==> flow/design.v <==
module flex_counter
#(
	parameter NUM_CNT_BITS = 4
)
(
	input wire clk,
	input wire n_rst,
	input wire clear,
	input wire count_enable,
	input wire [(NUM_CNT_BITS-1):0] rollover_val,
	output logic [(NUM_CNT_BITS-1):0] count_out,
	output logic rollover_flag
);
	logic [(NUM_CNT_BITS-1):0] next_count;  
	logic next_rollover_flag;
	always_ff @ (posedge clk, negedge n_rst) begin
	if (n_rst == 1'b0) begin  
		rollover_flag <= 0;
		count_out <= 0;
	end
	else begin
		count_out <= next_count;
		rollover_flag <= next_rollover_flag;
	end
	end
	always_comb begin
	  next_count = count_out;
	  next_rollover_flag = 0;
	  if (clear == 1'b1) begin 
		next_count = 0;
	  end
	  else if ((rollover_val == count_out) && (count_enable == 1)) begin
		next_count = 1;
	  end
	  else if (count_enable == 1) begin 
		next_count = count_out + 1; 
	  end
	  if (rollover_val == next_count) begin 
		next_rollover_flag = 1'b1; 
	  end
	end
endmodule
module counter(
    input clk,
          n_rst,
          cnt_up,
          clear,
    output one_k_samples
);
flex_counter 
					#(
                        .NUM_CNT_BITS(10)
					)
					A1 (
                    .clk(clk), 
					.n_rst(n_rst), 
					.clear(clear), 
					.count_enable(cnt_up), 	
					.rollover_val(10'd1000),
					.count_out(),
					.rollover_flag(one_k_samples)
                    );
endmodule
module magnitude(
    input logic  [16:0] in,
    output logic [15:0] out
);
always_comb begin
    if (in[16] == 1'b1) begin  
        out = ~(in[15:0]) + 1;
    end
    else begin
        out = in[15:0];
    end
end
endmodule
module datapath (
    input  logic        clk,
    input  logic        n_reset,
    input  logic [2:0]  op,
    input  logic [3:0]  src1,
    input  logic [3:0]  src2,
    input  logic [3:0]  dest,
    input  logic [15:0] ext_data1,
    input  logic [15:0] ext_data2,
    output logic [16:0] outreg_data,
    output logic        overflow
);
    logic        w_en;
    logic [1:0]  w_data_sel;
    logic [1:0]  alu_op;
    logic [16:0] src1_data, src2_data, alu_result, dest_data;
    always_comb begin
        w_en = 1'b0;
        w_data_sel = 2'b10;
        alu_op = 2'b00;
        case (op)
            3'b001: begin w_en = 1'b1; w_data_sel = 2'b10; alu_op = 2'b00; end
            3'b010: begin w_en = 1'b1; w_data_sel = 2'b00; end
            3'b011: begin w_en = 1'b1; w_data_sel = 2'b01; end
            3'b100: begin w_en = 1'b1; w_data_sel = 2'b10; alu_op = 2'b01; end
            3'b101: begin w_en = 1'b1; w_data_sel = 2'b10; alu_op = 2'b10; end
            3'b110: begin w_en = 1'b1; w_data_sel = 2'b10; alu_op = 2'b11; end
            default: ;
        endcase
    end
    alu CORE (.src1_data(src1_data), .src2_data(src2_data), .alu_op(alu_op),
              .result(alu_result), .overflow(overflow));
    always_comb begin
        case (w_data_sel)
            2'b00:   dest_data = {1'b0, ext_data1};
            2'b01:   dest_data = {1'b0, ext_data2};
            default: dest_data = alu_result;
        endcase
    end
    register_file RF (.clk(clk), .n_reset(n_reset), .w_en(w_en),
                      .r1_sel(src1), .r2_sel(src2), .w_sel(dest),
                      .w_data(dest_data), .r1_data(src1_data),
                      .r2_data(src2_data), .outreg_data(outreg_data));
endmodule
module alu (
    input  logic [16:0] src1_data,
    input  logic [16:0] src2_data,
    input  logic [1:0]  alu_op,
    output logic [16:0] result,
    output logic        overflow
);
    logic [17:0] large_sum, large_dif;
    logic [31:0] full_mult;
    assign large_sum = {src1_data[16], src1_data} + {src2_data[16], src2_data};
    assign large_dif = {src1_data[16], src1_data} - {src2_data[16], src2_data};
    assign full_mult = src1_data[15:0] * src2_data[15:0];
    always_comb begin
        case (alu_op)
            2'b00: begin result = src1_data; overflow = 1'b0; end
            2'b01: begin result = large_sum[16:0]; overflow = large_sum[17] ^ large_sum[16]; end
            2'b10: begin result = large_dif[16:0]; overflow = large_dif[17] ^ large_dif[16]; end
            default: begin result = {1'b0, full_mult[30:15]}; overflow = full_mult[31]; end
        endcase
    end
endmodule
module register_file (
    input  logic        clk,
    input  logic        n_reset,
    input  logic        w_en,
    input  logic [3:0]  r1_sel,
    input  logic [3:0]  r2_sel,
    input  logic [3:0]  w_sel,
    input  logic [16:0] w_data,
    output logic [16:0] r1_data,
    output logic [16:0] r2_data,
    output logic [16:0] outreg_data
);
    logic [16:0] regs_matrix [15:0];
    always_ff @ (posedge clk, negedge n_reset) begin
        if (!n_reset) begin
            for (int i = 0; i < 16; i++) regs_matrix[i] <= 17'd0;
        end
        else if (w_en) begin
            regs_matrix[w_sel] <= w_data;
        end
    end
    assign r1_data = regs_matrix[r1_sel];
    assign r2_data = regs_matrix[r2_sel];
    assign outreg_data = regs_matrix[0];
endmodule
module controller (
    input clk,
          n_rst,
    input logic dr,
                lc,
                overflow,
    output logic cnt_up,
                 clear,
                 modwait,
    output reg [2:0] op,
    output reg [3:0] src1,
                     src2,
                     dest,
    output logic err,
                 processed
);
typedef enum bit[4:0] {idle, 
                    eidle, 
                    eidle2,
                    load1, 
                    load2, 
                    load3, 
                    load4, 
                    coeff1, 
                    coeff2, 
                    coeff3, 
                    coeff4, 
                    store, 
                    check, 
                    zero, 
                    sort1, 
                    sort2, 
                    sort3, 
                    sort4, 
                    mul1, 
                    mul2, 
                    mul3, 
                    mul4, 
                    sub1, 
                    sub2, 
                    add1, 
                    add2, 
                    done
}firState;
firState curstate, nexstate;
logic next_modwait, next_processed;
always_ff @ (posedge clk, negedge n_rst) begin
    if (!n_rst)begin
    curstate <= idle;
    modwait <= 0;
    processed <= 0;
    end
    else begin
    curstate <= nexstate;
    modwait <= next_modwait;
    processed <= next_processed;
    end
end
always_comb begin
    nexstate = idle;
    err = 0;
    clear = 0;
    cnt_up = 0;
    next_modwait = 0;
    next_processed = 0;
    op = 3'b000;
    src1 = 4'd0;
    src2 = 4'd0;
    dest = 4'd0;
    case (curstate) 
        idle:
            begin
                next_modwait = 0; 
                clear = 0;
                cnt_up = 0;
                op = 3'b000;
                err = 0;
                if (lc) begin
                    nexstate = load1;
                end
                else if (dr) begin
                    nexstate = store;
                    next_modwait = 1;
                end
                else begin
                    nexstate = idle;
                end
            end
        eidle:
                begin
                    err = 1;
                    next_modwait = 0;
                    nexstate = eidle2;
                end
        eidle2:
                begin
                    err = 1;
                    if (lc) begin
                        nexstate = load1;
                    end
                    else if (dr) begin
                        nexstate = store;
                    end
                    else begin
                        nexstate = eidle2; 
                    end
                end
        load1:  
                begin
                    next_modwait = 1;
                    clear = 1;
                    err = 0;
                    op = 3'b011;
                    dest = 4'd5;  
                    nexstate = coeff1;
                end
        coeff1:  
                begin
                    next_modwait = 0;
                    clear = 0;
                    op = 3'b000;
                    if (lc) begin
                        nexstate = load2;
                    end
                    else begin
                        nexstate = coeff1;
                    end
                end
        load2:
                begin
                    next_modwait = 1;
                    op = 3'b011;
                    dest = 4'd6;  
                    nexstate = coeff2;
                end
        coeff2:  
                begin
                    next_modwait = 0;
                    op = 3'b000;
                    if (lc) begin
                        nexstate = load3;
                    end
                    else begin
                        nexstate = coeff2;
                    end
                end
        load3:
                begin
                    next_modwait = 1;
                    op = 3'b011;
                    dest = 4'd7;  
                    nexstate = coeff3;
                end
        coeff3:  
                begin
                    next_modwait = 0;
                    op = 3'b000;
                    if (lc) begin
                        nexstate = load4;
                    end
                    else begin
                    nexstate = coeff3;
                    end
                end
        load4:
                begin
                  next_modwait = 1;
                  op = 3'b011;
                  dest = 4'd8;  
                  nexstate = coeff4;
                end
        coeff4:  
                begin
                    next_modwait = 0;
                    op = 3'b000;
                    nexstate = idle;
                end
        store:  
                begin
                    if (dr) begin
                    cnt_up = 1;
                    next_modwait = 1;
                    op = 3'b010;
                    dest = 4'd9;  
                    nexstate = zero;
                    end
                    else begin
                        nexstate = eidle;
                    end
                end
        zero:
                begin
                    cnt_up = 0;
                    next_modwait = 1;
                    src1 = 4'd0;
                    src2 = 4'd0;
                    dest = 4'd0;  
                    op = 3'b101;  
                    nexstate = sort1;
                end
        sort1:
                begin
                    next_modwait = 1;
                    src1 = 4'd2;
                    dest = 4'd1;  
                    op = 3'b001;  
                    nexstate = sort2;
                end
        sort2:
                begin
                    next_modwait = 1;
                    src1 = 4'd3;
                    dest = 4'd2;  
                    op = 3'b001;  
                    nexstate = sort3;
                end
        sort3:
                begin
                    next_modwait = 1;
                    src1 = 4'd4;
                    dest = 4'd3;  
                    op = 3'b001;  
                    nexstate = sort4;
                end
        sort4:
                begin
                    next_modwait = 1;
                    src1 = 4'd9;
                    dest = 4'd4;  
                    op = 3'b001;  
                    nexstate = mul1;
                end
        mul1:
                begin
                    next_modwait = 1;
                    src1 = 4'd4; 
                    src2 = 4'd5; 
                    dest = 4'd9;  
                    op = 3'b110;  
                    nexstate = sub1;
                end
        sub1:
                begin
                    next_modwait = 1;
                    src1 = 4'd0;
                    src2 = 4'd9;
                    dest = 4'd0;  
                    op = 3'b101;  
                    if (overflow) begin
                        nexstate = eidle;
                        next_processed = 1;
                    end
                    else begin
                        nexstate = mul2;
                    end
                end
        mul2: 
                begin
                    next_modwait = 1;
                    src1 = 4'd3; 
                    src2 = 4'd6; 
                    dest = 4'd9;  
                    op = 3'b110;  
                    nexstate = add1;
                end
        add1:
                begin
                    next_modwait = 1;
                    src1 = 4'd0;
                    src2 = 4'd9;
                    dest = 4'd0;  
                    op = 3'b100;  
                    if (overflow) begin
                        nexstate = eidle;
                        next_processed = 1;
                    end
                    else begin
                        nexstate = mul3;
                    end
                end
        mul3:
                begin
                    next_modwait = 1;
                    src1 = 4'd2; 
                    src2 = 4'd7; 
                    dest = 4'd9;  
                    op = 3'b110;  
                    nexstate = sub2;
                end
        sub2:
                begin
                    next_modwait = 1;
                    src1 = 4'd0;
                    src2 = 4'd9;
                    dest = 4'd0;  
                    op = 3'b101;  
                    if (overflow) begin
                        nexstate = eidle;
                        next_processed = 1;
                    end
                    else begin
                        nexstate = mul4;
                    end
                end
        mul4:
                begin
                    next_modwait = 1;
                    src1 = 4'd1; 
                    src2 = 4'd8; 
                    dest = 4'd9;  
                    op = 3'b110;  
                    nexstate = add2;
                end
        add2:
                begin
                    next_modwait = 1;
                    src1 = 4'd0;
                    src2 = 4'd9;
                    dest = 4'd0;  
                    op = 3'b100;  
                    if (overflow) begin
                        nexstate = eidle;
                        next_processed = 1;
                    end
                    else begin
                        nexstate = done;
                        next_processed = 1;
                    end
                end
        done:
                begin
                    op = 3'b000;
                    next_modwait = 0;
                    nexstate = idle;
                end
    endcase
end
endmodule
module fir_filter(
    input clk,
          n_reset,
    input logic [15:0] sample_data,
                        fir_coefficient,
    input logic load_coeff,
                data_ready,
    output logic one_k_samples,
                 processed,
                 modwait,
    output logic [15:0] fir_out,
    output logic err
);
    logic  cnt_up,
          clear,
          overflow;
    logic [2:0] op;
    logic [3:0] src1, src2, dest;
    logic [16:0] outreg_data;  
    logic done;
    assign processed = done;
    controller    B1(
                    .clk(clk),
                    .n_rst(n_reset),
                    .dr(data_ready),
                    .lc(load_coeff),
                    .overflow(overflow),
                    .cnt_up(cnt_up),
                    .clear(clear),
                    .modwait(modwait),
                    .op(op),
                    .src1(src1),
                    .src2(src2),
                    .dest(dest),
                    .err(err),
                    .processed(done)
                    );
    counter   C1(
                    .clk(clk),
                    .n_rst(n_reset),
                    .cnt_up(cnt_up),
                    .clear(clear),
                    .one_k_samples(one_k_samples)
                    );
    datapath    D1(
                    .clk(clk),
                    .n_reset(n_reset),
                    .op(op),
                    .src1(src1),
                    .src2(src2),
                    .dest(dest),
                    .ext_data1(sample_data),
                    .ext_data2(fir_coefficient),
                    .outreg_data(outreg_data),
                    .overflow(overflow)
                    );
    magnitude   E1(
                    .in(outreg_data),
                    .out(fir_out)
                    );
endmodule
module coefficient_loader(
    input clk,
          n_reset,
    input logic new_coefficient_set,
    input logic modwait,
    output logic load_coeff,
    output logic [1:0] coefficient_num,
    output logic clear_new_coefficient
);
typedef enum bit [2:0] {IDLE, 
                        F0,
                        F1,
                        F2,
			            F3} loadState;	
loadState state, nexstate;
always_ff @ (posedge clk, negedge n_reset) begin
    if(!n_reset) begin
        state <= IDLE;
    end
    else begin
        state <= nexstate;
    end
end
always_comb begin
     nexstate = state;  
     coefficient_num = 2'b00;  
     load_coeff = 0;  
     clear_new_coefficient = 0;  
    case (state)
        IDLE:
            begin
                clear_new_coefficient = 0;
                if(new_coefficient_set && !modwait) begin
                    nexstate = F0;
                end
                else begin
                    nexstate = IDLE;
                end
            end
        F0:
            begin
                coefficient_num = 2'b00;  
                if(!modwait) begin
                    load_coeff = 1;  
                end
                else if (load_coeff && !modwait) begin
                    load_coeff = 0;  
                end
                else begin
                    nexstate = F1;  
                end
            end
        F1:
            begin
                coefficient_num = 2'b01;  
                if(!modwait) begin
                    load_coeff = 1;  
                end
                else if (load_coeff) begin
                    load_coeff = 0;  
                end
                else begin
                     nexstate = F2;  
                end
            end
        F2:
            begin
                 coefficient_num = 2'b10;  
                if(!modwait) begin
                    load_coeff = 1;  
                end
                else if (load_coeff) begin
                    load_coeff = 0;  
                end
                else begin
                    nexstate = F3;  
                end
            end
        F3:
            begin
                  coefficient_num = 2'b11;  
                if(!modwait) begin
                    load_coeff = 1;  
                end
                else if (load_coeff) begin
                    load_coeff = 0;  
                end
                else begin
                    nexstate = IDLE;  
                    clear_new_coefficient = 1;  
                end
            end
    endcase 
end
endmodule
module ahb_lite_slave(
    input   clk,
            n_rst,
    output logic [15:0] sample_data,
    output logic data_ready,
                new_coefficient_set,
    input logic clear_new_coefficient,
                processed,
    input logic [1:0] coefficient_num,
    output logic [15:0] fir_coefficient,
    input logic modwait,
    input logic [15:0] fir_out,
    input logic err,
                hsel,
    input logic [3:0] haddr,
    input logic hsize,
    input logic [1:0] htrans,
    input logic hwrite,
    input logic [15:0] hwdata,
    output logic [15:0] hrdata,
    output logic hresp
);
logic [15:0] [7:0] register, nexregister; 
logic [15:0] nexhrdata, nexfir_coefficient;
logic next_data_ready;
logic write1, nexwrite1;
logic [3:0]storeadd, nexstoreadd;
always_ff @ (posedge clk, negedge n_rst) begin
if(!n_rst) begin
    hrdata <= 0;
    data_ready <= 0;
    write1 <= 0;
    storeadd <= 0;
    register[0] <= 0;
    register[1] <= 0;
    register[2] <= 0;
    register[3] <= 0;
    register[4] <= 0;
    register[5] <= 0;
    register[6] <= 0;
    register[7] <= 0;
    register[8] <= 0;
    register[9] <= 0;
    register[10] <= 0;
    register[11] <= 0;
    register[12] <= 0;
    register[13] <= 0;
    register[14] <= 0;
    register[15] <= 0;
end
else begin
    hrdata <= nexhrdata;
    data_ready <= next_data_ready;
    write1 <= nexwrite1;
    storeadd <= nexstoreadd;
    register[0] <= nexregister[0];
    register[1] <= nexregister[1];
    register[2] <= nexregister[2];
    register[3] <= nexregister[3];
    register[4] <= nexregister[4];
    register[5] <= nexregister[5];
    register[6] <= nexregister[6];
    register[7] <= nexregister[7];
    register[8] <= nexregister[8];
    register[9] <= nexregister[9];
    register[10] <= nexregister[10];
    register[11] <= nexregister[11];
    register[12] <= nexregister[12];
    register[13] <= nexregister[13];
    register[14] <= nexregister[14];
    register[15] <= nexregister[15];
end
end
always_comb begin
    hresp = 0;  
    nexhrdata = 0;  
    if(processed) begin
        next_data_ready = 0;
    end
    else begin
        next_data_ready = data_ready;  
    end
    nexwrite1 = write1;  
    nexstoreadd = storeadd;  
    nexregister[0][0] = {modwait | new_coefficient_set | data_ready | write1 | (hsel & hwrite & (htrans == 2'd2))};  
    nexregister[0][7:1] = {7'd0};  
    nexregister[1][0] = {err};  
    nexregister[1][7:1] = {7'd0};  
    nexregister[2] = fir_out[7:0];
    nexregister[3] = fir_out[15:8];
    nexregister[4] = register[4];
    nexregister[5] = register[5];
    nexregister[6] = register[6];
    nexregister[7] = register[7];
    nexregister[8] = register[8];
    nexregister[9] = register[9];
    nexregister[10] = register[10];
    nexregister[11] = register[11];
    nexregister[12] = register[12];
    nexregister[13] = register[13];
    if (clear_new_coefficient) begin
        nexregister[14] = 8'h0000;
    end
    else begin
        nexregister[14] = register[14];
    end
    nexregister[15] = register[15];
            if (write1) begin
                nexwrite1 = 0;  
                if({storeadd[3:1], 1'b0} == 4'd4) 
                begin
                    next_data_ready = 1'b1;
                end
                nexregister[{storeadd[3:1], 1'b0}] = hwdata[7:0];  
                nexregister[{storeadd[3:1], 1'b1}] = hwdata[15:8];  
            end
    if (hsel)  
    begin
        if(haddr < 0  ||  14 < haddr)
        begin
            hresp = 1;
        end
        else
        begin
            if(hwrite && (htrans == 2'd2)) 
            begin
                if(!hsize)  
                begin
                    if(!((haddr == 0)
                    | (haddr == 1)
                    | (haddr == 2)
                    | (haddr == 3))) 
                    begin
                        if(haddr[3:1] == 4'd6) 
                        begin
                            next_data_ready = 1'b1;
                        end
                        nexregister[haddr] = hwdata;  
                    end
                    else  
                    begin
                            hresp = 1;  
                    end  
                end
                else  
                begin
                    if(!((haddr == 0)
                    | (haddr == 1)
                    | (haddr == 2)
                    | (haddr == 3))) 
                    begin
                        nexwrite1 = 1;  
                        nexstoreadd = haddr;  
                    end
                    else  
                    begin
                            hresp = 1;  
                    end  
                end
            end
            else 
            begin
                if(!hsize)  
                begin
                        nexhrdata = register[haddr];  
                end
                else  
                begin
                       nexhrdata[7:0] = nexregister[{haddr[3:1], 1'b0}];  
                       nexhrdata[15:8] = nexregister[{haddr[3:1], 1'b1}];  
                end
            end
        end
    end
end
assign fir_coefficient = {register[7 + (coefficient_num * 2)], register[6 + (coefficient_num * 2)]};
assign new_coefficient_set = {register[14][0]};
assign  sample_data = {register[5], register[4]};
endmodule
module ahb_lite_fir_filter(
    input clk,
          n_rst,
    input logic hsel,
    input logic [3:0] haddr,
    input logic hsize,
    input logic [1:0] htrans,
    input logic hwrite,
    input logic [15:0] hwdata,
    output logic [15:0] hrdata,
    output logic hresp
);
logic [15:0] fir_out, sample_data, fir_coefficient;
logic [1:0] coefficient_num;
logic processed, err, modwait, data_ready, new_coefficient_set, load_coeff, clear_new_coefficient;
ahb_lite_slave AHB (.clk(clk), 
                    .n_rst(n_rst),
                    .fir_out(fir_out),
                    .modwait(modwait),
                    .err(err),
                    .sample_data(sample_data),
                    .data_ready(data_ready),
                    .fir_coefficient(fir_coefficient),
                    .new_coefficient_set(new_coefficient_set),
                    .coefficient_num(coefficient_num),
                    .clear_new_coefficient(clear_new_coefficient),
                    .hsel(hsel),
                    .htrans(htrans),
                    .haddr(haddr),
                    .hsize(hsize),
                    .hwrite(hwrite),
                    .hwdata(hwdata),
                    .hrdata(hrdata),
                    .hresp(hresp),
                    .processed(processed));
coefficient_loader CFL  (.clk(clk),
                        .n_reset(n_rst),
                        .new_coefficient_set(new_coefficient_set),
                        .modwait(modwait),
                        .load_coeff(load_coeff),
                        .coefficient_num(coefficient_num),
                        .clear_new_coefficient(clear_new_coefficient));
fir_filter FF      (.clk(clk),
                  .n_reset(n_rst),
                  .sample_data(sample_data),
                  .fir_coefficient(fir_coefficient),
                  .load_coeff(load_coeff),
                  .data_ready(data_ready),
                  .one_k_samples(),
                  .modwait(modwait),
                  .fir_out(fir_out),
                  .err(err),
                  .processed(processed)
);
endmodule
==> flow/run.sh <==
#!/bin/bash
# the make line also repeats each setting of config.mk as NAME=value (left out here)
make -C /OpenROAD-flow-scripts/flow DESIGN_CONFIG=/design/flow/config.mk WORK_HOME=/design/flow/orfs CLKGATE_MAP_FILE= finish
==> flow/config.mk <==
export PLATFORM = sky130hd
export DESIGN_NAME = ahb_lite_fir_filter
export DESIGN_NICKNAME = ahb_lite_fir_filter
export VERILOG_FILES = /design/flow/design.v
export SDC_FILE = /design/flow/constraint.sdc
export NUM_CORES = 4
export LEC_CHECK = 0
export ABC_AREA = 1
export CAP_MARGIN = 20
export CORE_ASPECT_RATIO = 0.5
export CORE_MARGIN = 2
export CORE_UTILIZATION = 72
export CTS_CLUSTER_DIAMETER = 356
export CTS_CLUSTER_SIZE = 97
export PLACE_DENSITY = 0.38
export SETUP_SLACK_MARGIN = 1.07
export SLEW_MARGIN = 20
export TNS_END_PERCENT = 20
==> flow/constraint.sdc <==
create_clock -name core_clock -period 4.86 [get_ports {clk}]
set_input_delay 0.9720 -clock core_clock [delete_from_list [all_inputs] [get_ports {clk}]]
set_output_delay 0.9720 -clock core_clock [all_outputs]
set_load 0.01 [all_outputs]
==> results of run 1 <==
timing repair:
action                     4_1_cts
hold buffers                     0
cloned                           6
gates resized                  261
hold endpoints to repair         0
pin swaps                       59
setup endpoints to repair      243
buffers inserted                50
routing by layer:
layer / track usage (%) / GRT overflow
met2: 101 / 304
met1: 90.4 / 57
met4: 92.9 / 262
met3: 84.7 / 51
met5: 74.6 / 2
stage by stage:
step	utilization (%)	instance area, um^2	worst slack, ps
after floorplan	-	33000	-2120
after detailed placement	84.7	38100	-3220
after CTS	88.4	39800	-2760
after global placement	84.7	38100	-3010
==> flow_summary_export.csv, run 1 <==
group,metric,value,unit
outcome,status,"did not finish",
outcome,failing_step,"5_1_grt",
outcome,error_line,"[ERROR GRT-0232] Routing congestion too high. Check the congestion heatmap in the GUI.",
floorplanning,die_w,305,um
yosys,postSynthCellCount,4382,
floorplanning,dieArea,47200,um^2
placed_design,placed_cells,5427,
cts,htree_levels,1,
yosys,syn_area,32700,um^2
yosys,ys_seq_share,32.2,%
cts,cts_max_path_buffers,3,
placed_design,place_congestion,1.13,
yosys,async_flop_share,100,%
floorplanning,std_cell_rows,55,
yosys,top_cells_by_area,"dfrtp_1 32%, nand2_1 15%, fa_1 12%",
yosys,simple_gate_area_share,24.5,%
floorplanning,core,45000,um^2
yosys,ys_area,32700,um^2
floorplanning,fp_util,72.6,%
floorplanning,die_h,155,um
cts,clock-root-buffer,"clkbuf_16",
yosys,ys_sh_aoi,15.6,%
placed_design,port_buffers,43,
yosys,synthFlopType,"dfrtp_1",
yosys,ys.flops,420,
yosys,yosysMostFrequentCell,"nand2_1",
yosys,logic_family,"simple AND/OR/NAND/NOR gates",
yosys,xor_area_share,0.751,%
cts,clkSinkCount,420,
placed_design,dp.final_hpwl,102000,um
yosys,adder_share,17.2,%
yosys,top_cells_by_count,"1284 x nand2_1, 577 x inv_1, 418 x dfrtp_1",
yosys,synth_cell_types,71,
yosys,syn_avg_cell_area,7.45,um^2
yosys,largest_area_cell,"dfrtp_1",
yosys,yosys_warnings,9,
cts,cts_buffers,8,
yosys,edf_count,0,
yosys,yosys_cells,4382,
yosys,synth.area.mux_share,0.215,%
yosys,top_cell_area_share,32.0,%
grt,track_usage,91.9,%
grt,grt_overflow,676,
yosys,syn_nets,4740,
floorplanning,ios,44,
==> inputs of run 2 (changes only) <==
Settings changed: CORE_ASPECT_RATIO 0.5 to not set, CORE_UTILIZATION 72 to 68, CTS_CLUSTER_DIAMETER 356 to not set, CTS_CLUSTER_SIZE 97 to not set, PLACE_DENSITY 0.38 to not set, SETUP_SLACK_MARGIN 1.07 to not set, TNS_END_PERCENT 20 to not set.
Clock period 4.86 ns to 7.08 ns, I/O delays scaled along.
==> flow_summary_export.csv, run 2 <==
group,metric,value,unit
outcome,failing_step,"5_1_grt",
placed_design,placed_cells,5318,
yosys,xor_area_share,0.751,%
yosys,ys_seq_share,32.2,%
yosys,syn_area,32700,um^2
yosys,top_cell_area_share,32.0,%
yosys,logic_family,"simple AND/OR/NAND/NOR gates",
floorplanning,dieArea,49800,um^2
floorplanning,core,47500,um^2
cts,clkSinkCount,420,
outcome,status,"did not finish",
floorplanning,std_cell_rows,80,
yosys,adder_share,17.2,%
yosys,simple_gate_area_share,24.5,%
yosys,top_cells_by_area,"dfrtp_1 32%, nand2_1 15%, fa_1 12%",
placed_design,place_area,37100,um^2
yosys,synth.area.mux_share,0.215,%
cts,clock-root-buffer,"clkbuf_16",
cts,cts_max_path_buffers,3,
yosys,yosys_warnings,9,
yosys,synth_cell_types,71,
yosys,postSynthCellCount,4382,
grt,track_usage,74.6,%
placed_design,dp.final_hpwl,98100,um
yosys,ys_sh_aoi,15.6,%
yosys,ys.flops,420,
grt,grt_overflow,11,
yosys,yosysMostFrequentCell,"nand2_1",
floorplanning,ios,44,
cts,htree_levels,2,
yosys,largest_area_cell,"dfrtp_1",
yosys,synthFlopType,"dfrtp_1",
yosys,yosys_cells,4382,
placed_design,place_congestion,1.08,
yosys,ys_area,32700,um^2
outcome,error_line,"[ERROR GRT-0232] Routing congestion too high. Check the congestion heatmap in the GUI.",
yosys,edf_count,0,
yosys,async_flop_share,100,%
placed_design,port_buffers,43,
floorplanning,die_w,223,um
yosys,syn_nets,4740,
yosys,syn_avg_cell_area,7.45,um^2
yosys,top_cells_by_count,"1284 x nand2_1, 577 x inv_1, 418 x dfrtp_1",
floorplanning,die_h,223,um
cts,postCtsHoldBufs,0,
floorplanning,fp_util,68.7,%
cts,cts_buffers,42,
==> run 2: stage by stage <==
| step | setup TNS, ps | worst slack, ps |
|---|---|---|
| after floorplan | 0 | 0.158 |
| after global placement | -190310 | -968 |
| after detailed placement | -223030 | -1130 |
| after CTS | -143160 | -721 |
==> run 2: metal layers <==
metal | GRT overflow | global-route usage [%]
met1 | 1 | 75.4
met2 | 2 | 91.8
met3 | 0 | 58.4
met4 | 8 | 72.0
met5 | 0 | 31.3
==> run 2: repair_timing <==
| action | in CTS |
|---|---|
| resized | 263 |
| setup buffers | 51 |
| pin swaps | 83 |
| setup endpoints to repair | 230 |
| gates cloned | 5 |
==> inputs of run 3 (changes only) <==
Settings changed: CAP_MARGIN 20 to 10, CELL_PAD_IN_SITES_GLOBAL_PLACEMENT set to 1, CORE_ASPECT_RATIO set to 1.36, CORE_MARGIN 2 to 3, CORE_UTILIZATION 68 to 19, CTS_CLUSTER_DIAMETER set to 260, GPL_ROUTABILITY_DRIVEN set to 0, HOLD_SLACK_MARGIN set to 0.26, MAX_ROUTING_LAYER set to met4, PLACE_DENSITY set to 0.59, SLEW_MARGIN 20 to 5.
Clock period 7.08 ns to 9.0 ns, I/O delays scaled along.
==> flow_summary_export.csv, run 3 <==
group,metric,value,unit
floorplanning,core,170000,um^2
power,p_sw_share,27.0,%
critical_path,cp.depth,36,
placed_design,place_ws,-13.5,ps
cells_and_area,logic_area,19100,um^2
sta,fmax,117,MHz
critical_path,endpoint_kind,"flip-flop",
yosys,simple_gate_area_share,24.5,%
power,maxPowerGroup,"registers",
critical_path,critPathKind,"reg -> reg",
power,power,4.42,mW
sta,slew_viol_final,0,
cts,clock_latency,630,ps
grt,grt_pass1_wl,216000,um
yosys,largest_area_cell,"dfrtp_1",
sta,fin_ws,430,ps
critical_path,arrival,9050,ps
hold_path,timing.hold.worst.start,"FF.B1.curstate[19]$_DFF_PN0_",
sta,period_needed,8570,ps
yosys,syn_nets,4740,
placed_design,place_area,36200,um^2
cells_and_area,utilization,22.3,%
floorplanning,fp_util,19.2,%
grt,track_usage,16.8,%
critical_path,r2r-start,"FF.B1.curstate[5]$_DFF_PN0_",
critical_path,cpPeakStageDelay,570,ps
grt,grt-busiest-layer,"met2",
routing,routed-via-count,30900,
flow_run,cap_violations,0,
grt,met2_usage,29.1,%
sta,setup_viol_count_final,0,
yosys,async_flop_share,100,%
critical_path,crit_end,"FF.D1.RF.regs_matrix[4][14]$_DFFE_PN0P_",
hold_path,hold_path_class,"reg -> reg",
power,powerComb,382,uW
grt,grt_pass1_vias,31300,
floorplanning,std_cell_rows,176,
yosys,ys.flops,420,
power,p_switching,1.19,mW
power,max-vdd-ir-drop,122,uV
cts,clock-root-buffer,"clkbuf_16",
yosys,yosys_cells,4382,
routing,drc,0,
outcome,status,"finished clean",
yosys,syn_area,32700,um^2
yosys,synth.area.mux_share,0.215,%
critical_path,rr_worst_depth,36,
yosys,synth_cell_types,71,
cells_and_area,fillerInstances,19100,
grt,antenna_found_initial,3,
sta,hold_viol,0,
routing,viasPerCell,4.62,
routing,routedWlPerCell,22.0,um
critical_path,cp.required,9480,ps
power,leakage,18.4,nW
yosys,yosysMostFrequentCell,"nand2_1",
critical_path,r2r_slack,430,ps
power,seq-power,2.03,mW
critical_path,cp-start-kind,"flip-flop",
cts,clkSinkCount,420,
yosys,top_cell_area_share,32.0,%
cts,path_clk_slew,80,ps
routing,wl,147000,um
critical_path,cp_max_fo,14,
cells_and_area,syn_to_final_growth,16.3,%
critical_path,r2r-end,"FF.D1.RF.regs_matrix[4][14]$_DFFE_PN0P_",
sta,worst_hold_slack,448,ps
power,combPwrFrac,8.6,%
floorplanning,ios,44,
yosys,ys_area,32700,um^2
cts,htree_levels,2,
routing,drt_iter0_drc,2675,
critical_path,cp.buffers_inverters,8,
cts,cts_tree,"yes",
sta,clock_skew,47.8,ps
critical_path,crit_family,"adder cells",
yosys,logic_family,"simple AND/OR/NAND/NOR gates",
cts,postCtsHoldBufs,0,
routing,ant_nets,0,
grt,grt_start_max_net_pins,136,
yosys,syn_avg_cell_area,7.45,um^2
yosys,top_cells_by_area,"dfrtp_1 32%, nand2_1 15%, fa_1 12%",
critical_path,crit_slowest_cell,"fa_1",
cells_and_area,stdcell_area,38000,um^2
sta,final.setup.tns,0,ps
hold_path,worstHoldEndpoint,"FF.B1.curstate[12]$_DFF_PN0_",
sta,period_used_share,95.2,%
cells_and_area,seqCellArea,10500,um^2
critical_path,startpoint,"FF.B1.curstate[5]$_DFF_PN0_",
power,power_frac_clock,45.3,%
placed_design,port_buffers,43,
floorplanning,die_w,362,um
routing,firstDrtPassIters,6,
yosys,xor_area_share,0.751,%
hold_path,min_path_cells,0,
grt,met1_usage,19.8,%
floorplanning,dieArea,177000,um^2
yosys,edf_count,0,
power,pwr-share-seq,46.0,%
power,internal_power,3.22,mW
yosys,top_cells_by_count,"1284 x nand2_1, 577 x inv_1, 418 x dfrtp_1",
yosys,ys_seq_share,32.2,%
yosys,synthFlopType,"dfrtp_1",
yosys,ys_sh_aoi,15.6,%
cells_and_area,final-instance-count-excl-fill,6701,
placed_design,dp.final_hpwl,112000,um
yosys,postSynthCellCount,4382,
placed_design,placed_cells,6608,
cells_and_area,fin_nets,4800,
floorplanning,die_h,489,um
power,p_per_area,116,nW/um^2
flow_run,warning_count,46,
yosys,yosys_warnings,9,
cts,cts_buffers,43,
sta,relSlewSlack,18.0,%
yosys,adder_share,17.2,%
grt,grt_overflow,0,
cts,cts_max_path_buffers,3,
grt,use_met3,1.15,%
sta,worst_pin_slew,1220,ps
power,power.clock.total,2.00,mW
## run 3: cell type report
type	count	area share [%]
inverters	610	6.09
clock inverters	13	0.577
flip-flops and latches	420	27.7
clock buffers	64	3.36
well taps	2225	7.33
multi-input cells	3156	50.2
diodes	2	0.0132
repair buffers	211	4.70
## run 3: what timing repair did
action	4_1_cts	5_1_grt
pin swaps	1	4
endpoints found under the setup margin	48	200
resized	2	29
gates cloned	0	0
buffers inserted	3	11
## run 3: layer usage
metal / up-vias / part of all wire, %
met5: - / 0
met4: 0 / 5.9
met3: 271 / 4.1
met2: 977 / 49
met1: 15500 / 41
li1: 14200 / -
==> inputs of run 4 (changes only) <==
Settings changed: ABC_AREA 1 to not set, CAP_MARGIN 10 to 20, CELL_PAD_IN_SITES_GLOBAL_PLACEMENT 1 to 0, CORE_ASPECT_RATIO 1.36 to not set, CORE_MARGIN 3 to 2, CORE_UTILIZATION 19 to 66, CTS_CLUSTER_DIAMETER 260 to not set, GPL_ROUTABILITY_DRIVEN 0 to 1, GPL_TIMING_DRIVEN set to 1, HOLD_SLACK_MARGIN 0.26 to not set, MAX_ROUTING_LAYER met4 to met5, PLACE_DENSITY 0.59 to not set, SETUP_SLACK_MARGIN set to -0.55, SLEW_MARGIN 5 to 35.
Clock period 9.0 ns to 7.62 ns, I/O delays scaled along.
==> flow_summary_export.csv, run 4 <==
group,metric,value,unit
grt,grt_overflow,0,
yosys,synth.area.mux_share,11.7,%
sta,fin_ws,-591,ps
yosys,simple_gate_area_share,14.9,%
cts,cts_max_path_buffers,3,
sta,worst_pin_slew,1040,ps
grt,grt_start_max_net_pins,139,
yosys,ys_area,32200,um^2
yosys,ys_seq_share,32.6,%
critical_path,cpPeakStageDelay,570,ps
grt,grt_pass1_wl,186000,um
yosys,xor_area_share,1.11,%
cells_and_area,syn_to_final_growth,20.7,%
cts,clkSinkCount,420,
floorplanning,std_cell_rows,80,
routing,viasPerCell,6.97,
yosys,top_cell_area_share,32.5,%
routing,routed-via-count,31500,
hold_path,hold_path_class,"reg -> reg",
hold_path,min_path_cells,0,
floorplanning,fp_util,67.2,%
floorplanning,core,47900,um^2
routing,routed.top_layer,"met5",
cts,path_clk_slew,60,ps
power,internal_power,3.88,mW
cells_and_area,stdcell_area,38900,um^2
floorplanning,die_h,225,um
sta,clock_skew,25.7,ps
yosys,async_flop_share,100,%
yosys,largest_area_cell,"dfrtp_1",
cts,cts_tree,"yes",
cells_and_area,fin_nets,4221,
sta,hold_viol,0,
cts,postCtsHoldBufs,0,
critical_path,crit_family,"adder cells",
cts,htree_levels,2,
grt,track_usage,49.1,%
critical_path,crit_top_cell,"fa_1",
yosys,ys.flops,420,
routing,met1_length,42600,um
placed_design,dp.final_hpwl,88100,um
yosys,syn_avg_cell_area,9.15,um^2
power,powerComb,484,uW
critical_path,rr_worst_depth,34,
routing,wl,124000,um
critical_path,endpoint_kind,"flip-flop",
hold_path,timing.hold.worst.start,"FF.B1.curstate[19]$_DFF_PN0_",
critical_path,arrival,8690,ps
yosys,postSynthCellCount,3523,
yosys,ys_sh_aoi,16.0,%
critical_path,cp-start-kind,"flip-flop",
yosys,synth_cell_types,82,
cells_and_area,fillerInstances,2998,
critical_path,r2r-start,"FF.B1.curstate[25]$_DFF_PN0_",
routing,met2_length,52800,um
yosys,yosys_cells,3523,
routing,routedWlPerCell,27.6,um
yosys,adder_share,17.4,%
hold_path,worstHoldEndpoint,"FF.B1.curstate[12]$_DFF_PN0_",
power,seq-power,2.41,mW
critical_path,cp_max_fo,9,
yosys,synthFlopType,"dfrtp_1",
critical_path,cp.required,8100,ps
yosys,yosys_warnings,9,
grt,antenna_found_initial,5,
placed_design,place_area,36300,um^2
routing,drc,0,
cts,clock_latency,620,ps
power,p_switching,1.35,mW
power,max-vdd-ir-drop,210,uV
power,maxPowerGroup,"registers",
power,power,5.23,mW
critical_path,crit_slowest_cell,"fa_1",
critical_path,crit_end,"FF.D1.RF.regs_matrix[6][7]$_DFFE_PN0P_",
sta,relSlewSlack,30.7,%
power,combPwrFrac,9.3,%
routing,firstDrtPassIters,7,
yosys,top_cells_by_count,"455 x nand2_1, 418 x dfrtp_1, 401 x nor2_1",
power,leakage,18.4,nW
power,p_per_area,134,nW/um^2
cts,cts_buffers,45,
floorplanning,dieArea,50600,um^2
power,pwr-share-seq,46.2,%
floorplanning,die_w,225,um
placed_design,port_buffers,43,
yosys,syn_nets,3881,
critical_path,r2r-end,"FF.D1.RF.regs_matrix[6][7]$_DFFE_PN0P_",
routing,drt_iter0_drc,4444,
critical_path,startpoint,"FF.B1.curstate[25]$_DFF_PN0_",
sta,setup_viol_count_final,127,
outcome,status,"finished with violations",
flow_run,warning_count,52,
sta,period_needed,8210,ps
cts,clock-root-buffer,"clkbuf_16",
power,power.clock.total,2.33,mW
yosys,logic_family,"adder cells",
placed_design,place_congestion,1.04,
yosys,top_cells_by_area,"dfrtp_1 32%, fa_1 12%, mux2_2 5.6%",
critical_path,cp.buffers_inverters,13,
outcome,failed_checks,"negative setup slack",
routing,dr_wl_met3,17400,um
sta,rsz0062_at_grt,"true",
sta,period_used_share,108,%
critical_path,cp.depth,34,
sta,fmax,122,MHz
power,power_frac_clock,44.6,%
yosys,yosysMostFrequentCell,"nand2_1",
routing,ant_nets,0,
critical_path,critPathKind,"reg -> reg",
yosys,edf_count,0,
yosys,syn_area,32200,um^2
critical_path,r2r_slack,-590,ps
power,p_sw_share,25.9,%
sta,slew_viol_final,0,
flow_run,cap_violations,0,
floorplanning,ios,44,
grt,grt_pass1_vias,31700,
## run 4: final cells by class
cell class / instances / area, um^2 / share of cell area [%]
clock inverters: 22 / 315 / 0.811
clock buffers: 60 / 1240 / 3.19
inverters: 290 / 1100 / 2.84
diodes: 2 / 5.00 / 0.0129
multi-input cells: 2592 / 20400 / 52.5
well taps: 615 / 769 / 1.98
flip-flops and latches: 420 / 10500 / 27.1
repair buffers: 514 / 4510 / 11.6
## run 4: repair_timing
| item | CTS | global route |
|---|---|---|
| setup buffers | 9 | 40 |
| pin swaps | 11 | 34 |
| hold endpoints to repair | 0 | 0 |
| resized | 36 | 122 |
| setup endpoints to repair | 57 | 127 |
| gates cloned | 2 | 4 |
## run 4: through the flow
stage               worst slack (ps)  hold slack [ps]  setup TNS [ps]  std cells  utilization (%)
floorplan                       -532              346          -24630       3523                -
global placement                -661              380          -51050       4392             75.6
detailed placement              -791              386          -65040       4392             75.6
CTS                             -550              407          -42520       4481             79.3
global route                    -783              415          -71000       4513             81.1
finish                          -591              402          -43420       4515             81.1
## run 4: layer usage
metal | vias up | GRT usage [%]
met4 | 12 | 33.9
met3 | 851 | 15.2
met5 | - | 0
met2 | 2708 | 73.7
met1 | 15100 | 60.9
li1 | 12900 | -
==> inputs of run 5 (changes only) <==
Settings changed: ABC_AREA set to 1, CELL_PAD_IN_SITES_GLOBAL_PLACEMENT 0 to not set, CORE_UTILIZATION 66 to 72, CTS_CLUSTER_DIAMETER set to 203, CTS_CLUSTER_SIZE set to 35, GPL_ROUTABILITY_DRIVEN 1 to not set, GPL_TIMING_DRIVEN 1 to not set, MAX_ROUTING_LAYER met5 to not set, PLACE_DENSITY_LB_ADDON set to 0.04, SETUP_SLACK_MARGIN -0.55 to 2.11, SLEW_MARGIN 35 to 20.
Clock period 7.62 ns to 7.16 ns, I/O delays scaled along.
==> flow_summary_export.csv, run 5 <==
group,metric,value,unit
outcome,status,"did not finish",
outcome,failing_step,"5_1_grt",
outcome,error_line,"[ERROR GRT-0232] Routing congestion too high. Check the congestion heatmap in the GUI.",
yosys,top_cells_by_count,"1284 x nand2_1, 577 x inv_1, 418 x dfrtp_1",
grt,track_usage,88.0,%
yosys,yosysMostFrequentCell,"nand2_1",
yosys,edf_count,0,
yosys,yosys_warnings,9,
floorplanning,fp_util,72.4,%
placed_design,dp.final_hpwl,100000,um
yosys,ys_seq_share,32.2,%
floorplanning,dieArea,47100,um^2
placed_design,port_buffers,43,
yosys,xor_area_share,0.751,%
yosys,adder_share,17.2,%
grt,grt_overflow,643,
yosys,syn_area,32700,um^2
yosys,ys_area,32700,um^2
yosys,syn_avg_cell_area,7.45,um^2
yosys,top_cells_by_area,"dfrtp_1 32%, nand2_1 15%, fa_1 12%",
floorplanning,ios,44,
floorplanning,std_cell_rows,78,
yosys,async_flop_share,100,%
yosys,synthFlopType,"dfrtp_1",
yosys,synth_cell_types,71,
yosys,postSynthCellCount,4382,
placed_design,place_congestion,1.12,
yosys,largest_area_cell,"dfrtp_1",
cts,clock-root-buffer,"clkbuf_16",
cts,cts_buffers,15,
floorplanning,die_h,217,um
cts,clkSinkCount,420,
yosys,yosys_cells,4382,
yosys,ys.flops,420,
yosys,synth.area.mux_share,0.215,%
placed_design,place_ws,-857,ps
placed_design,placed_cells,5244,
yosys,ys_sh_aoi,15.6,%
yosys,logic_family,"simple AND/OR/NAND/NOR gates",
cts,cts_max_path_buffers,3,
yosys,simple_gate_area_share,24.5,%
placed_design,place_area,36700,um^2
cts,htree_levels,1,
yosys,syn_nets,4740,
cts,postCtsHoldBufs,0,
floorplanning,die_w,217,um
yosys,top_cell_area_share,32.0,%
floorplanning,core,45100,um^2
[run 5: repair_timing]
item / 4_1_cts
gates resized: 298
buffers inserted: 93
endpoints found under the setup margin: 238
cloned: 6
pin swaps: 103
[run 5: metrics by stage]
| stage | utilization [%] | hold slack, ps |
|---|---|---|
| after detailed placement | 81.4 | 405 |
| after floorplan | - | 355 |
| after global placement | 81.4 | 409 |
| after CTS | 86.5 | 442 |
[run 5: routing by layer]
metal,overflow,track usage (%)
met3,30,77.5
met4,256,89.0
met1,16,87.8
met5,2,53.6
met2,339,99.4
==> inputs of run 6 (changes only) <==
Settings changed: ABC_AREA 1 to not set, CELL_PAD_IN_SITES_GLOBAL_PLACEMENT set to 0, CTS_CLUSTER_DIAMETER 203 to not set, CTS_CLUSTER_SIZE 35 to not set, GPL_ROUTABILITY_DRIVEN set to 1, GPL_TIMING_DRIVEN set to 1, MAX_ROUTING_LAYER set to met5, PLACE_DENSITY_LB_ADDON 0.04 to 0.01, SETUP_SLACK_MARGIN 2.11 to 1.98, SLEW_MARGIN 20 to 35.
Clock period 7.16 ns to 7.62 ns, I/O delays scaled along.
==> flow_summary_export.csv, run 6 <==
group,metric,value,unit
outcome,status,"did not finish",
outcome,failing_step,"5_1_grt",
outcome,error_line,"[ERROR GRT-0232] Routing congestion too high. Check the congestion heatmap in the GUI.",
floorplanning,std_cell_rows,77,
yosys,edf_count,0,
cts,clock-root-buffer,"clkbuf_16",
yosys,adder_share,17.4,%
yosys,top_cells_by_area,"dfrtp_1 32%, fa_1 12%, mux2_2 5.6%",
yosys,top_cell_area_share,32.5,%
yosys,yosysMostFrequentCell,"nand2_1",
yosys,synth_cell_types,82,
floorplanning,ios,44,
cts,htree_levels,2,
grt,track_usage,89.1,%
yosys,ys.flops,420,
cts,cts_max_path_buffers,3,
yosys,postSynthCellCount,3523,
cts,clkSinkCount,420,
yosys,simple_gate_area_share,14.9,%
placed_design,place_congestion,1.07,
yosys,async_flop_share,100,%
yosys,syn_avg_cell_area,9.15,um^2
floorplanning,core,44200,um^2
floorplanning,die_w,216,um
floorplanning,dieArea,46500,um^2
yosys,ys_sh_aoi,16.0,%
yosys,largest_area_cell,"dfrtp_1",
yosys,syn_nets,3881,
cts,cts_buffers,43,
yosys,synth.area.mux_share,11.7,%
floorplanning,die_h,216,um
yosys,syn_area,32200,um^2
placed_design,port_buffers,43,
floorplanning,fp_util,72.9,%
yosys,logic_family,"adder cells",
placed_design,placed_cells,4358,
yosys,yosys_warnings,9,
yosys,xor_area_share,1.11,%
yosys,yosys_cells,3523,
yosys,ys_seq_share,32.6,%
yosys,top_cells_by_count,"455 x nand2_1, 418 x dfrtp_1, 401 x nor2_1",
placed_design,dp.final_hpwl,90200,um
yosys,ys_area,32200,um^2
yosys,synthFlopType,"dfrtp_1",
cts,postCtsHoldBufs,0,
grt,grt_overflow,481,
## run 6: stage by stage
step / instance area (um^2) / setup WS [ps] / hold slack (ps) / setup TNS, ps
2_1_floorplan: 32900 / 291 / 346 / 0
3_3_place_gp: 36600 / -617 / 384 / -43420
3_5_place_dp: 36700 / -703 / 374 / -56610
4_1_cts: 40100 / -284 / 397 / -15160
## run 6: what timing repair did
item,in CTS
cloned,6
gates resized,276
endpoints found under the setup margin,154
pin swaps,71
buffers inserted,76
## run 6: metal layers
layer  GRT usage [%]  GRT overflow
met5            57.3             6
met4            91.1           171
met3            80.7            30
met2            99.5           243
met1            87.8            31
==> inputs of run 7 (changes only) <==
Settings changed: ABC_AREA set to 1, CELL_PAD_IN_SITES_GLOBAL_PLACEMENT 0 to not set, CORE_UTILIZATION 72 to 70, CTS_CLUSTER_DIAMETER set to 267, CTS_CLUSTER_SIZE set to 74, GPL_ROUTABILITY_DRIVEN 1 to not set, GPL_TIMING_DRIVEN 1 to not set, MAX_ROUTING_LAYER met5 to not set, PLACE_DENSITY_LB_ADDON 0.01 to not set, SETUP_SLACK_MARGIN 1.98 to not set, SLEW_MARGIN 35 to 20.
Clock period 7.62 ns to 7.1 ns, I/O delays scaled along.
==> flow_summary_export.csv, run 7 <==
group,metric,value,unit
outcome,status,"did not finish",
outcome,failing_step,"5_1_grt",
outcome,error_line,"[ERROR GRT-0232] Routing congestion too high. Check the congestion heatmap in the GUI.",
yosys,synth_cell_types,71,
placed_design,place_congestion,1.12,
yosys,xor_area_share,0.751,%
grt,grt_overflow,111,
yosys,ys.flops,420,
placed_design,dp.final_hpwl,98000,um
yosys,ys_area,32700,um^2
cts,postCtsHoldBufs,0,
cts,clock-root-buffer,"clkbuf_16",
cts,cts_buffers,9,
grt,track_usage,78.5,%
yosys,edf_count,0,
placed_design,place_area,36700,um^2
yosys,async_flop_share,100,%
yosys,top_cells_by_count,"1284 x nand2_1, 577 x inv_1, 418 x dfrtp_1",
yosys,syn_area,32700,um^2
floorplanning,die_w,220,um
yosys,syn_avg_cell_area,7.45,um^2
yosys,postSynthCellCount,4382,
yosys,synthFlopType,"dfrtp_1",
placed_design,port_buffers,43,
yosys,largest_area_cell,"dfrtp_1",
cts,cts_max_path_buffers,3,
yosys,simple_gate_area_share,24.5,%
floorplanning,dieArea,48400,um^2
yosys,adder_share,17.2,%
cts,htree_levels,1,
floorplanning,core,46300,um^2
yosys,synth.area.mux_share,0.215,%
yosys,yosys_cells,4382,
floorplanning,fp_util,70.6,%
yosys,top_cells_by_area,"dfrtp_1 32%, nand2_1 15%, fa_1 12%",
yosys,top_cell_area_share,32.0,%
yosys,logic_family,"simple AND/OR/NAND/NOR gates",
floorplanning,std_cell_rows,79,
yosys,ys_seq_share,32.2,%
cts,clkSinkCount,420,
yosys,yosys_warnings,9,
floorplanning,die_h,220,um
floorplanning,ios,44,
yosys,syn_nets,4740,
yosys,yosysMostFrequentCell,"nand2_1",
yosys,ys_sh_aoi,15.6,%
run 7: stage by stage:
step           TNS (ps)  hold WS (ps)  cells  util, %  setup WS (ps)
4_1_cts          -79110           441   5349     84.1           -459
2_1_floorplan         0           355   4382        -           2.20
3_3_place_gp    -161860           403   5268     79.4           -929
3_5_place_dp    -186600           392   5268     79.4          -1070
run 7: per-layer routing:
metal  overflow  global-route usage [%]
met5          0                    41.9
met4         50                    68.7
met3          4                    69.2
met2         51                    90.5
met1          6                    81.6
run 7: timing repair:
item | 4_1_cts
pin swaps | 64
endpoints found under the setup margin | 230
setup buffers | 64
resized | 373
hold endpoints to repair | 0
cloned | 5
==> inputs of run 8 (changes only) <==
Settings changed: ABC_AREA 1 to not set, CELL_PAD_IN_SITES_GLOBAL_PLACEMENT set to 0, CORE_UTILIZATION 70 to 72, CTS_CLUSTER_DIAMETER 267 to 344, CTS_CLUSTER_SIZE 74 to 15, GPL_ROUTABILITY_DRIVEN set to 1, GPL_TIMING_DRIVEN set to 1, HOLD_SLACK_MARGIN set to -0.09, MAX_ROUTING_LAYER set to met4, PLACE_DENSITY_LB_ADDON set to 0.02, SETUP_SLACK_MARGIN set to -0.55, SLEW_MARGIN 20 to 35.
Clock period 7.1 ns to 7.48 ns, I/O delays scaled along.
==> flow_summary_export.csv, run 8 <==
group,metric,value,unit
outcome,status,"finished with violations",
outcome,failed_checks,"negative setup slack",
hold_path,hold_path_class,"reg -> reg",
cts,cts_max_path_buffers,3,
hold_path,min_path_cells,0,
flow_run,cap_violations,0,
yosys,ys.flops,420,
grt,grt_start_max_net_pins,108,
floorplanning,core,44200,um^2
power,leakage,17.9,nW
sta,rsz0062_at_grt,"true",
cells_and_area,utilization,85.8,%
cts,cts_tree,"yes",
yosys,simple_gate_area_share,14.9,%
yosys,ys_sh_aoi,16.0,%
yosys,async_flop_share,100,%
yosys,syn_nets,3881,
cts,clock_latency,660,ps
power,max-vdd-ir-drop,211,uV
yosys,top_cell_area_share,32.5,%
grt,grt_pass1_vias,32100,
floorplanning,die_w,216,um
yosys,syn_area,32200,um^2
cells_and_area,fin_nets,4185,
power,maxPowerGroup,"registers",
power,p_switching,1.22,mW
grt,grt_overflow,0,
sta,worst_hold_slack,422,ps
power,power_frac_clock,35.3,%
floorplanning,dieArea,46500,um^2
critical_path,r2r-start,"FF.B1.curstate[11]$_DFF_PN0_",
cts,postCtsHoldBufs,0,
yosys,adder_share,17.4,%
sta,fin_ws,-865,ps
power,p_per_area,120,nW/um^2
yosys,yosys_cells,3523,
power,pwr-share-seq,53.8,%
sta,relSlewSlack,29.7,%
critical_path,crit_family,"adder cells",
yosys,top_cells_by_count,"455 x nand2_1, 418 x dfrtp_1, 401 x nor2_1",
routing,viasPerCell,7.18,
routing,drc,0,
power,power.clock.total,1.61,mW
routing,ant_nets,0,
yosys,synthFlopType,"dfrtp_1",
critical_path,cp_max_fo,9,
power,internal_power,3.35,mW
yosys,xor_area_share,1.11,%
floorplanning,std_cell_rows,77,
cts,path_clk_slew,70,ps
sta,fmax,120,MHz
yosys,top_cells_by_area,"dfrtp_1 32%, fa_1 12%, mux2_2 5.6%",
critical_path,cp.buffers_inverters,12,
yosys,postSynthCellCount,3523,
floorplanning,ios,44,
floorplanning,die_h,216,um
power,combPwrFrac,10.9,%
sta,setup_viol_count_final,127,
placed_design,place_congestion,1.09,
critical_path,r2r_slack,-870,ps
yosys,syn_avg_cell_area,9.15,um^2
critical_path,r2r-end,"FF.D1.RF.regs_matrix[6][11]$_DFFE_PN0P_",
sta,worst_pin_slew,1040,ps
critical_path,crit_top_cell,"buf_4",
sta,clock_skew,63.1,ps
routing,routed-via-count,31800,
power,seq-power,2.45,mW
critical_path,endpoint_kind,"flip-flop",
critical_path,critPathKind,"reg -> reg",
placed_design,dp.final_hpwl,88000,um
critical_path,arrival,8860,ps
yosys,yosysMostFrequentCell,"nand2_1",
yosys,ys_seq_share,32.6,%
critical_path,crit_slowest_cell,"fa_1",
yosys,yosys_warnings,9,
critical_path,crit_end,"FF.D1.RF.regs_matrix[6][11]$_DFFE_PN0P_",
yosys,synth_cell_types,82,
sta,period_used_share,112,%
flow_run,warning_count,49,
power,p_sw_share,26.7,%
sta,slew_viol_final,0,
routing,routedWlPerCell,28.0,um
hold_path,timing.hold.worst.start,"FF.B1.curstate[19]$_DFF_PN0_",
routing,drt_iter0_drc,5291,
sta,period_needed,8350,ps
power,powerComb,497,uW
grt,track_usage,54.5,%
critical_path,rr_worst_depth,33,
cts,htree_levels,1,
yosys,largest_area_cell,"dfrtp_1",
critical_path,startpoint,"FF.B1.curstate[11]$_DFF_PN0_",
sta,hold_viol,0,
yosys,edf_count,0,
cells_and_area,syn_to_final_growth,17.7,%
yosys,logic_family,"adder cells",
placed_design,placed_cells,4363,
critical_path,cp-start-kind,"flip-flop",
cells_and_area,final-instance-count-excl-fill,4438,
critical_path,cpPeakStageDelay,570,ps
placed_design,port_buffers,43,
cts,clock-root-buffer,"clkbuf_16",
cts,cts_buffers,31,
routing,wl,124000,um
routing,firstDrtPassIters,9,
critical_path,cp.depth,33,
sta,final.setup.tns,-83120,ps
floorplanning,fp_util,72.9,%
grt,antenna_found_initial,3,
hold_path,worstHoldEndpoint,"FF.B1.curstate[12]$_DFF_PN0_",
grt,grt_pass1_wl,186000,um
yosys,synth.area.mux_share,11.7,%
critical_path,cp.required,8000,ps
yosys,ys_area,32200,um^2
cts,clkSinkCount,420,
## run 8: timing repair
item	CTS	global route
resized	78	93
setup buffers	17	24
setup endpoints to repair	120	127
gates cloned	2	0
pin swaps	16	41
## run 8: through the flow
step / setup WS, ps / power, mW / area [um^2]
finish: -865 / 4.56 / 37900
floorplan: -506 / 2.77 / 32200
detailed placement: -1080 / 2.96 / 36100
global route: -1000 / 4.66 / 37900
global placement: -699 / 2.92 / 36000
CTS: -675 / 4.50 / 37300
## run 8: layout make-up
| type | count | area [um^2] |
|---|---|---|
| diodes | 6 | 15.0 |
| multi-input cells | 2591 | 20500 |
| well taps | 592 | 741 |
| repair buffers | 493 | 4250 |
| flip-flops and latches | 420 | 10500 |
| fillers | 2374 | 6290 |
| inverters | 290 | 1100 |
| clock inverters | 1 | 20.0 |
| clock buffers | 45 | 828 |
## run 8: per-layer routing
metal | routed length, um | GRT usage, %
met1 | 40400 | 65.0
met2 | 52600 | 78.8
met3 | 18500 | 16.1
met4 | 12700 | 40.7
met5 | 0 | -
==> inputs of run 9 (changes only) <==
Settings changed: CELL_PAD_IN_SITES_GLOBAL_PLACEMENT 0 to not set, CORE_UTILIZATION 72 to 67, CTS_CLUSTER_DIAMETER 344 to not set, CTS_CLUSTER_SIZE 15 to 22, GPL_ROUTABILITY_DRIVEN 1 to not set, GPL_TIMING_DRIVEN 1 to not set, HOLD_SLACK_MARGIN -0.09 to not set, MAX_ROUTING_LAYER met4 to not set, PLACE_DENSITY_LB_ADDON 0.02 to not set, SETUP_SLACK_MARGIN -0.55 to -0.48, SLEW_MARGIN 35 to 20.
Clock period 7.48 ns to 4.77 ns, I/O delays scaled along.
==> flow_summary_export.csv, run 9 <==
group,metric,value,unit
yosys,logic_family,"adder cells",
yosys,simple_gate_area_share,14.9,%
cts,cts_max_path_buffers,3,
yosys,syn_area,32200,um^2
yosys,ys_area,32200,um^2
placed_design,place_ws,-3370,ps
floorplanning,fp_util,67.6,%
placed_design,port_buffers,43,
sta,slew_viol_final,0,
hold_path,timing.hold.worst.start,"FF.B1.curstate[19]$_DFF_PN0_",
critical_path,cp-start-kind,"flip-flop",
critical_path,cp.required,5220,ps
yosys,adder_share,17.4,%
sta,setup_viol_count_final,212,
power,max-vdd-ir-drop,300,uV
yosys,synthFlopType,"dfrtp_1",
outcome,status,"finished with violations",
cells_and_area,utilization,86.7,%
power,pwr-share-seq,46.6,%
routing,routedWlPerCell,29.6,um
sta,relSlewSlack,28.5,%
sta,worst_hold_slack,384,ps
yosys,syn_avg_cell_area,9.15,um^2
sta,period_needed,8260,ps
power,powerComb,817,uW
power,power_frac_clock,43.5,%
critical_path,arrival,8710,ps
cts,htree_levels,2,
critical_path,cp.depth,33,
sta,fin_ws,-3490,ps
hold_path,min_path_cells,0,
yosys,synth_cell_types,82,
yosys,edf_count,0,
floorplanning,ios,44,
cts,clock_latency,610,ps
yosys,yosys_warnings,9,
power,leakage,19.5,nW
critical_path,crit_slowest_cell,"fa_1",
yosys,top_cells_by_count,"455 x nand2_1, 418 x dfrtp_1, 401 x nor2_1",
flow_run,warning_count,54,
power,p_per_area,201,nW/um^2
sta,worst_pin_slew,1070,ps
grt,grt_start_max_net_pins,114,
sta,hold_viol,0,
cts,cts_buffers,43,
yosys,largest_area_cell,"dfrtp_1",
placed_design,dp.final_hpwl,94400,um
outcome,failed_checks,"negative setup slack",
power,combPwrFrac,9.9,%
hold_path,hold_path_class,"reg -> reg",
routing,ant_nets,0,
yosys,async_flop_share,100,%
power,seq-power,3.86,mW
cts,path_clk_slew,70,ps
critical_path,crit_family,"adder cells",
floorplanning,std_cell_rows,80,
hold_path,worstHoldEndpoint,"FF.B1.curstate[12]$_DFF_PN0_",
critical_path,cpPeakStageDelay,570,ps
yosys,postSynthCellCount,3523,
routing,viasPerCell,7.14,
yosys,synth.area.mux_share,11.7,%
grt,grt_pass1_vias,34200,
power,p_switching,2.19,mW
power,p_sw_share,26.4,%
yosys,yosys_cells,3523,
sta,period_used_share,173,%
cts,clock-root-buffer,"clkbuf_16",
sta,clock_skew,31.1,ps
critical_path,critPathKind,"reg -> reg",
sta,fmax,121,MHz
floorplanning,dieArea,49900,um^2
yosys,top_cells_by_area,"dfrtp_1 32%, fa_1 12%, mux2_2 5.6%",
routing,firstDrtPassIters,10,
power,internal_power,6.10,mW
routing,routed-via-count,33700,
critical_path,r2r-end,"FF.D1.RF.regs_matrix[9][14]$_DFFE_PN0P_",
grt,grt_pass1_wl,203000,um
critical_path,crit_end,"FF.D1.RF.regs_matrix[9][14]$_DFFE_PN0P_",
critical_path,r2r-start,"FF.B1.curstate[21]$_DFF_PN0_",
power,power.clock.total,3.61,mW
routing,wl,140000,um
cts,postCtsHoldBufs,0,
routing,drt_iter0_drc,5674,
critical_path,endpoint_kind,"flip-flop",
yosys,top_cell_area_share,32.5,%
critical_path,r2r_slack,-3490,ps
placed_design,place_congestion,1.06,
floorplanning,die_h,223,um
power,maxPowerGroup,"registers",
cells_and_area,syn_to_final_growth,28.1,%
critical_path,cp_max_fo,9,
floorplanning,core,47600,um^2
critical_path,cp.buffers_inverters,11,
critical_path,startpoint,"FF.B1.curstate[21]$_DFF_PN0_",
grt,grt_overflow,0,
sta,rsz0062_at_grt,"true",
grt,track_usage,54.4,%
cells_and_area,fin_nets,4428,
critical_path,rr_worst_depth,33,
yosys,ys.flops,420,
cts,clkSinkCount,420,
floorplanning,die_w,223,um
yosys,yosysMostFrequentCell,"nand2_1",
cts,cts_tree,"yes",
yosys,syn_nets,3881,
grt,antenna_found_initial,4,
yosys,xor_area_share,1.11,%
yosys,ys_seq_share,32.6,%
routing,drc,0,
flow_run,cap_violations,0,
yosys,ys_sh_aoi,16.0,%
-- run 9: routing by layer --
metal / vias to the layer above / part of all wire [%] / routed length (um) / global-route usage, %
met5: - / 0.079 / 110 / 0
met4: 2 / 11 / 15600 / 43.0
met3: 1230 / 16 / 21800 / 20.4
met2: 3196 / 42 / 58700 / 81.2
met1: 16000 / 31 / 43700 / 63.5
li1: 13300 / - / - / -
-- run 9: what timing repair did --
action,in CTS,in global routing
buffers inserted,40,43
gates cloned,2,2
resized,129,121
endpoints found under the setup margin,199,199
pin swaps,37,66
-- run 9: cell type report --
cell class,instances,area [um^2]
inverters,290,1130
clock inverters,13,161
well taps,615,769
clock buffers,66,1290
multi-input cells,2591,21100
flip-flops and latches,420,10500
fillers,2396,6350
diodes,4,10.0
repair buffers,724,6300
-- run 9: per-stage QoR --
step / cells / instance area (um^2) / power [mW] / TNS (ps)
floorplan: 3523 / 32900 / 4.35 / -319080
global placement: 4571 / 38200 / 4.61 / -465530
detailed placement: 4571 / 38200 / 4.66 / -489810
CTS: 4683 / 40400 / 8.16 / -463100
global route: 4719 / 41300 / 8.42 / -512350
finish: 4723 / 41300 / 8.28 / -478310
==> inputs of run 10 (changes only) <==
Settings changed: CORE_UTILIZATION 67 to 72, CTS_CLUSTER_DIAMETER set to 332, CTS_CLUSTER_SIZE 22 to 98, SETUP_SLACK_MARGIN -0.48 to not set.
Clock period 4.77 ns to 4.86 ns, I/O delays scaled along.
==> flow_summary_export.csv, run 10 <==
group,metric,value,unit
yosys,synth_cell_types,82,
yosys,xor_area_share,1.11,%
yosys,postSynthCellCount,3523,
yosys,async_flop_share,100,%
yosys,yosysMostFrequentCell,"nand2_1",
cts,clock-root-buffer,"clkbuf_16",
yosys,ys_area,32200,um^2
placed_design,dp.final_hpwl,94600,um
placed_design,port_buffers,43,
floorplanning,std_cell_rows,77,
outcome,status,"did not finish",
yosys,top_cells_by_count,"455 x nand2_1, 418 x dfrtp_1, 401 x nor2_1",
grt,grt_overflow,58,
cts,cts_max_path_buffers,3,
yosys,edf_count,0,
yosys,simple_gate_area_share,14.9,%
yosys,logic_family,"adder cells",
cts,clkSinkCount,420,
yosys,top_cells_by_area,"dfrtp_1 32%, fa_1 12%, mux2_2 5.6%",
floorplanning,core,44200,um^2
yosys,ys_seq_share,32.6,%
yosys,yosys_cells,3523,
floorplanning,dieArea,46500,um^2
yosys,largest_area_cell,"dfrtp_1",
yosys,ys.flops,420,
cts,htree_levels,1,
grt,track_usage,76.5,%
yosys,adder_share,17.4,%
yosys,ys_sh_aoi,16.0,%
yosys,syn_area,32200,um^2
floorplanning,die_h,216,um
yosys,yosys_warnings,9,
cts,postCtsHoldBufs,0,
yosys,syn_avg_cell_area,9.15,um^2
outcome,failing_step,"5_1_grt",
yosys,syn_nets,3881,
yosys,synthFlopType,"dfrtp_1",
floorplanning,die_w,216,um
floorplanning,fp_util,72.9,%
yosys,top_cell_area_share,32.5,%
placed_design,place_congestion,1.11,
cts,cts_buffers,8,
yosys,synth.area.mux_share,11.7,%
outcome,error_line,"[ERROR GRT-0232] Routing congestion too high. Check the congestion heatmap in the GUI.",
floorplanning,ios,44,
## run 10: through the flow
| stage | instances | setup WS [ps] | utilization (%) | cell area (um^2) | setup TNS, ps |
|---|---|---|---|---|---|
| 3_5_place_dp | 4540 | -3570 | 86.0 | 38000 | -470630 |
| 3_3_place_gp | 4540 | -3350 | 86.0 | 38000 | -441350 |
| 4_1_cts | 4594 | -3160 | 90.1 | 39800 | -434280 |
| 2_1_floorplan | 3523 | -2470 | - | 32900 | -305580 |
## run 10: per-layer routing
metal | track usage [%] | GRT overflow
met2 | 93.8 | 34
met4 | 73.4 | 22
met1 | 78.4 | 2
met5 | 29.0 | 0
met3 | 59.7 | 0
## run 10: what timing repair did
item,in CTS
setup endpoints to repair,212
pin swaps,63
resized,265
cloned,2
buffers inserted,44
Power figures rest on the tool's default switching activity, not on a simulated workload.
